==> inputs of job 4707 <==
## Top_1553B_APB
module Top_1553B_APB
(
  APB_CLK,
  APB_RESETn,
  APB_RDATA,
  APB_READY,
  APB_SLVERR,
  APB_STRB,
  APB_PROT, 
  APB_ADDR,
  APB_ENABLE,
  APB_WRITE,
  APB_WDATA,
  APB_SEL,
  rx0_1553,
  tx0_1553,
  tx0_en,
  rx1_1553,
  tx1_1553,
  tx1_en
);
Settings: LEC_CHECK=0, CAP_MARGIN=20, CORE_MARGIN=2, CORE_UTILIZATION=71, CTS_CLUSTER_SIZE=46, PLACE_DENSITY_LB_ADDON=0.0, SETUP_SLACK_MARGIN=0.66, SLEW_MARGIN=20, TNS_END_PERCENT=70; clock period 2.33 ns.
run.sh (not shown) runs the stock make flow with config.mk's settings and CLKGATE_MAP_FILE=.
==> inputs of job 5418, as changes to job 4707 <==
CORE_UTILIZATION = 40   (was 71)
CTS_CLUSTER_SIZE = unset   (was 46)
PLACE_DENSITY_LB_ADDON = unset   (was 0.0)
SETUP_SLACK_MARGIN = unset   (was 0.66)
TNS_END_PERCENT = unset   (was 70)
==> flow/constraint.sdc (replaced) <==
create_clock -name core_clock -period 4.19 [get_ports {APB_CLK}]
set_input_delay 0.8380 -clock core_clock [delete_from_list [all_inputs] [get_ports {APB_CLK}]]
set_output_delay 0.8380 -clock core_clock [all_outputs]
set_load 0.01 [all_outputs]
==> inputs of job 5085, as changes to job 4707 <==
CORE_UTILIZATION = 70   (was 71)
CTS_CLUSTER_SIZE = 15   (was 46)
PLACE_DENSITY_LB_ADDON = unset   (was 0.0)
SETUP_SLACK_MARGIN = unset   (was 0.66)
TNS_END_PERCENT = unset   (was 70)
==> flow/constraint.sdc (replaced) <==
create_clock -name core_clock -period 2.35 [get_ports {APB_CLK}]
set_input_delay 0.4700 -clock core_clock [delete_from_list [all_inputs] [get_ports {APB_CLK}]]
set_output_delay 0.4700 -clock core_clock [all_outputs]
set_load 0.01 [all_outputs]
==> metrics.txt <==
# HELP chip_impl_metric Implementation results
# TYPE chip_impl_metric gauge
chip_impl_metric{name="core_footprint",unit="µm²"} 91800
chip_impl_metric{name="grt_max_degree",unit=""} 80
chip_impl_metric{name="grt_antenna_before_repair",unit=""} 11
chip_impl_metric{name="vias_in_the_first_global_route",unit=""} 41025
chip_impl_metric{name="met2RoutedLength",unit="µm"} 108000
chip_impl_metric{name="setup_violations",unit=""} 833
chip_impl_info{name="outcome",value="complete, but fails checks"} 1
chip_impl_metric{name="post-dp-hpwl",unit="µm"} 91700
chip_impl_metric{name="layout_setup_ws",unit="ns"} -0.568
chip_impl_metric{name="layout.buffer.nonclock.area_share",unit="%"} 9.11
chip_impl_info{name="failed_checks",value="setup timing"} 1
chip_impl_metric{name="fin_cells",unit=""} 5408
chip_impl_metric{name="std_cell_rows",unit=""} 111
-- figures above: job 4707

==> metrics.txt <==
# HELP chip_impl_metric Implementation results
# TYPE chip_impl_metric gauge
chip_impl_metric{name="ys_sh_mux",unit="%"} 16.0
chip_impl_metric{name="layout_setup_ws",unit="ns"} 0.655
chip_impl_metric{name="grt_max_degree",unit=""} 103
chip_impl_metric{name="pre_cts_slack",unit="ns"} 0.690
chip_impl_info{name="outcome",value="no timing/DRC/antenna violations"} 1
chip_impl_metric{name="met2RoutedLength",unit="µm"} 71900
chip_impl_metric{name="finalCritPeriodShare",unit="%"} 84.4
chip_impl_metric{name="vias_in_the_first_global_route",unit=""} 32760
chip_impl_metric{name="p_comb_share",unit="%"} 3.6
chip_impl_metric{name="std_cell_rows",unit=""} 148
chip_impl_metric{name="post-dp-hpwl",unit="µm"} 85200
chip_impl_metric{name="numPortBuffers",unit=""} 56
chip_impl_metric{name="fin_cells",unit=""} 6026
chip_impl_metric{name="core_footprint",unit="µm²"} 163000
chip_impl_metric{name="nFillCells",unit=""} 13650
chip_impl_metric{name="setup_violations",unit=""} 0
chip_impl_metric{name="synthArstFlopShare",unit="%"} 3.09
-- figures above: job 5418

==> metrics.txt <==
# HELP chip_impl_metric Implementation results
# TYPE chip_impl_metric gauge
chip_impl_metric{name="non_clock_buffer_total_of_the_final_layout",unit=""} 422
chip_impl_metric{name="layout_setup_ws",unit="ns"} -0.190
chip_impl_info{name="failed_checks",value="setup timing"} 1
chip_impl_info{name="cts_root_buf",value="sky130_fd_sc_hd__clkbuf_16"} 1
chip_impl_metric{name="final.setup_skew",unit="ns"} 0.0429
chip_impl_info{name="outcome",value="complete, but fails checks"} 1
chip_impl_metric{name="std_cell_rows",unit=""} 112
chip_impl_metric{name="clock_buffers",unit=""} 230
chip_impl_metric{name="power.internal",unit="mW"} 49.2
chip_impl_metric{name="fin_cells",unit=""} 5315
chip_impl_metric{name="met2RoutedLength",unit="µm"} 91100
chip_impl_metric{name="vias_in_the_first_global_route",unit=""} 38092
chip_impl_metric{name="layout.buffer.nonclock.area_share",unit="%"} 6.98
chip_impl_metric{name="synthArstFlopShare",unit="%"} 3.09
chip_impl_metric{name="grt_antenna_before_repair",unit=""} 0
chip_impl_metric{name="core_footprint",unit="µm²"} 93300
chip_impl_metric{name="post-dp-hpwl",unit="µm"} 89400
chip_impl_metric{name="setup_violations",unit=""} 33
-- figures above: job 5085


---

==> inputs of run D <==
Starting RTL as in the previous note.
clock: 6.64 ns
lec_check: 0
abc_area: 1
cap_margin: 35
cell_pad_in_sites_detail_placement: 0
cell_pad_in_sites_global_placement: 1
core_aspect_ratio: 1.72
core_margin: 2
core_utilization: 35
cts_cluster_diameter: 311
cts_cluster_size: 17
gpl_routability_driven: 0
max_routing_layer: met5
min_routing_layer: met2
place_density: 0.49
slew_margin: 20
tns_end_percent: 40
==> run R: changes against run D <==
Settings changed: ABC_AREA 1 to unset, CAP_MARGIN 35 to 40, CELL_PAD_IN_SITES_DETAIL_PLACEMENT 0 to unset, CELL_PAD_IN_SITES_GLOBAL_PLACEMENT 1 to unset, CORE_ASPECT_RATIO 1.72 to unset, CORE_UTILIZATION 35 to 72, CTS_CLUSTER_DIAMETER 311 to unset, GPL_ROUTABILITY_DRIVEN 0 to unset, HOLD_SLACK_MARGIN set to 0.29, MAX_ROUTING_LAYER met5 to unset, MIN_ROUTING_LAYER met2 to unset, PLACE_DENSITY 0.49 to unset, TNS_END_PERCENT 40 to unset.
==> flow/constraint.sdc (replaced) <==
create_clock -name core_clock -period 2.34 [get_ports {APB_CLK}]
set_input_delay 0.4680 -clock core_clock [delete_from_list [all_inputs] [get_ports {APB_CLK}]]
set_output_delay 0.4680 -clock core_clock [all_outputs]
set_load 0.01 [all_outputs]
==> qor summary <==
item                                                                      run D                          run R
Result of the run                                                finished clean                failed layout checks
Layout check failures                                                         -                   setup timing
Clock latency on the worst-skew pair                                    0.77 ns                        0.81 ns
Number of fill cells in the layout                                        18781                           3042
Final cycle utilization of the critical path                              57.3%                           120%
Diode insertion count for antenna repair                                     12                              2
Non-Filler Cell Area, Final                                           76200 µm²                      79600 µm²
Critical Path Start                            CoreOne_inst.encoder_fifo.cnt[0]  APB_Inter_inst.RegsAddrOut[0]
Core area                                                            196000 µm²                      90300 µm²
Number of CTS-inserted buffers                                              108                            158
Critical register-to-register path startpoint  CoreOne_inst.encoder_fifo.cnt[0]  APB_Inter_inst.RegsAddrOut[0]
Leakage power summed over all cells                                     24.6 nW                        26.5 nW
Yosys stat cell total                                                      5656                           3522
Vertical die dimension                                                   586 µm                         306 µm
Post-CTS Setup Inserts                                                        0                             53
Total power draw                                                       0.0221 W                       0.0658 W

---

==> trial 62 <==
Starting RTL as in the previous note.
Design Top_1553B_APB, start of the top module:
module Top_1553B_APB
(
  APB_CLK,
  APB_RESETn,
  APB_RDATA,
  APB_READY,
  APB_SLVERR,
  APB_STRB,
  APB_PROT, 
  APB_ADDR,
  APB_ENABLE,
  APB_WRITE,
  APB_WDATA,
  APB_SEL,
  rx0_1553,
  tx0_1553,
  tx0_en,
  rx1_1553,
  tx1_1553,
  tx1_en
);
clock: 4.39 ns
lec_check: 0
abc_area: 0
cap_margin: 20
cell_pad_in_sites_detail_placement: 1
cell_pad_in_sites_global_placement: 1
core_aspect_ratio: 1.47
core_margin: 5
core_utilization: 48
cts_cluster_diameter: 270
gpl_routability_driven: 0
gpl_timing_driven: 0
max_routing_layer: met5
min_routing_layer: met1
place_density_lb_addon: 0.03
setup_slack_margin: -0.0
slew_margin: 20
tns_end_percent: 75
==> trial 2: changes against trial 62 <==
Settings changed: CELL_PAD_IN_SITES_DETAIL_PLACEMENT 1 to 0, CELL_PAD_IN_SITES_GLOBAL_PLACEMENT 1 to default, CORE_ASPECT_RATIO 1.47 to default, CORE_MARGIN 5 to 2, CORE_UTILIZATION 48 to 72, CTS_CLUSTER_DIAMETER 270 to default, CTS_CLUSTER_SIZE from default to 20, GPL_TIMING_DRIVEN 0 to 1, HOLD_SLACK_MARGIN from default to 0.29, SETUP_SLACK_MARGIN -0.0 to 0.66, TNS_END_PERCENT 75 to default.
==> flow/constraint.sdc (replaced) <==
create_clock -name core_clock -period 2.33 [get_ports {APB_CLK}]
set_input_delay 0.4660 -clock core_clock [delete_from_list [all_inputs] [get_ports {APB_CLK}]]
set_output_delay 0.4660 -clock core_clock [all_outputs]
set_load 0.01 [all_outputs]
==> results <==
|  | trial 2 | trial 62 |
|---|---|---|
| Basic Gates by Area | 4.68% | 4.68% |
| Post-synthesis async set-or-reset flop share | 3.09% | 3.09% |
| Pre-placement core utilization | 72.9% | 48.3% |
| Post-synth top flop | sky130_fd_sc_hd__edfxtp_1 | sky130_fd_sc_hd__edfxtp_1 |
| Placed instance area | 0.0712 mm^2 | 0.0709 mm^2 |
| Status | stopped before the end | no timing/DRC/antenna violations |
| Failing step | clock tree synthesis (4_1_cts) | - |
| Number of cells in Yosys stat | 3522 | 3522 |
| Cell Rows | 110 | 164 |
| Cell Count Post-Placement | 4849 | 5483 |
| Total number of yosys warnings | 77 | 77 |
| Post-synthesis area per instance | 18.7 um^2 | 18.7 um^2 |
| Post-place setup slack | -0.322 ns | -1.42 ns |
| Compound-cell area share of the yosys netlist | 2.53% | 2.53% |
| Core area | 0.0903 mm^2 | 0.136 mm^2 |
| Die Area | 0.0939 mm^2 | 0.145 mm^2 |
| Yosys top cell by instances | sky130_fd_sc_hd__edfxtp_1 | sky130_fd_sc_hd__edfxtp_1 |
| Register area share after synthesis | 72.7% | 72.7% |
| Y dimension of the die | 306 um | 459 um |
| Flop and latch count out of synthesis | 1681 | 1681 |
| Synth Area in Adders | 0.802% | 0.802% |
| Die extent in x | 306 um | 316 um |
| Detailed placer's ending HPWL | 91800 um | 120000 um |
Power and IR drop assume default switching activity.
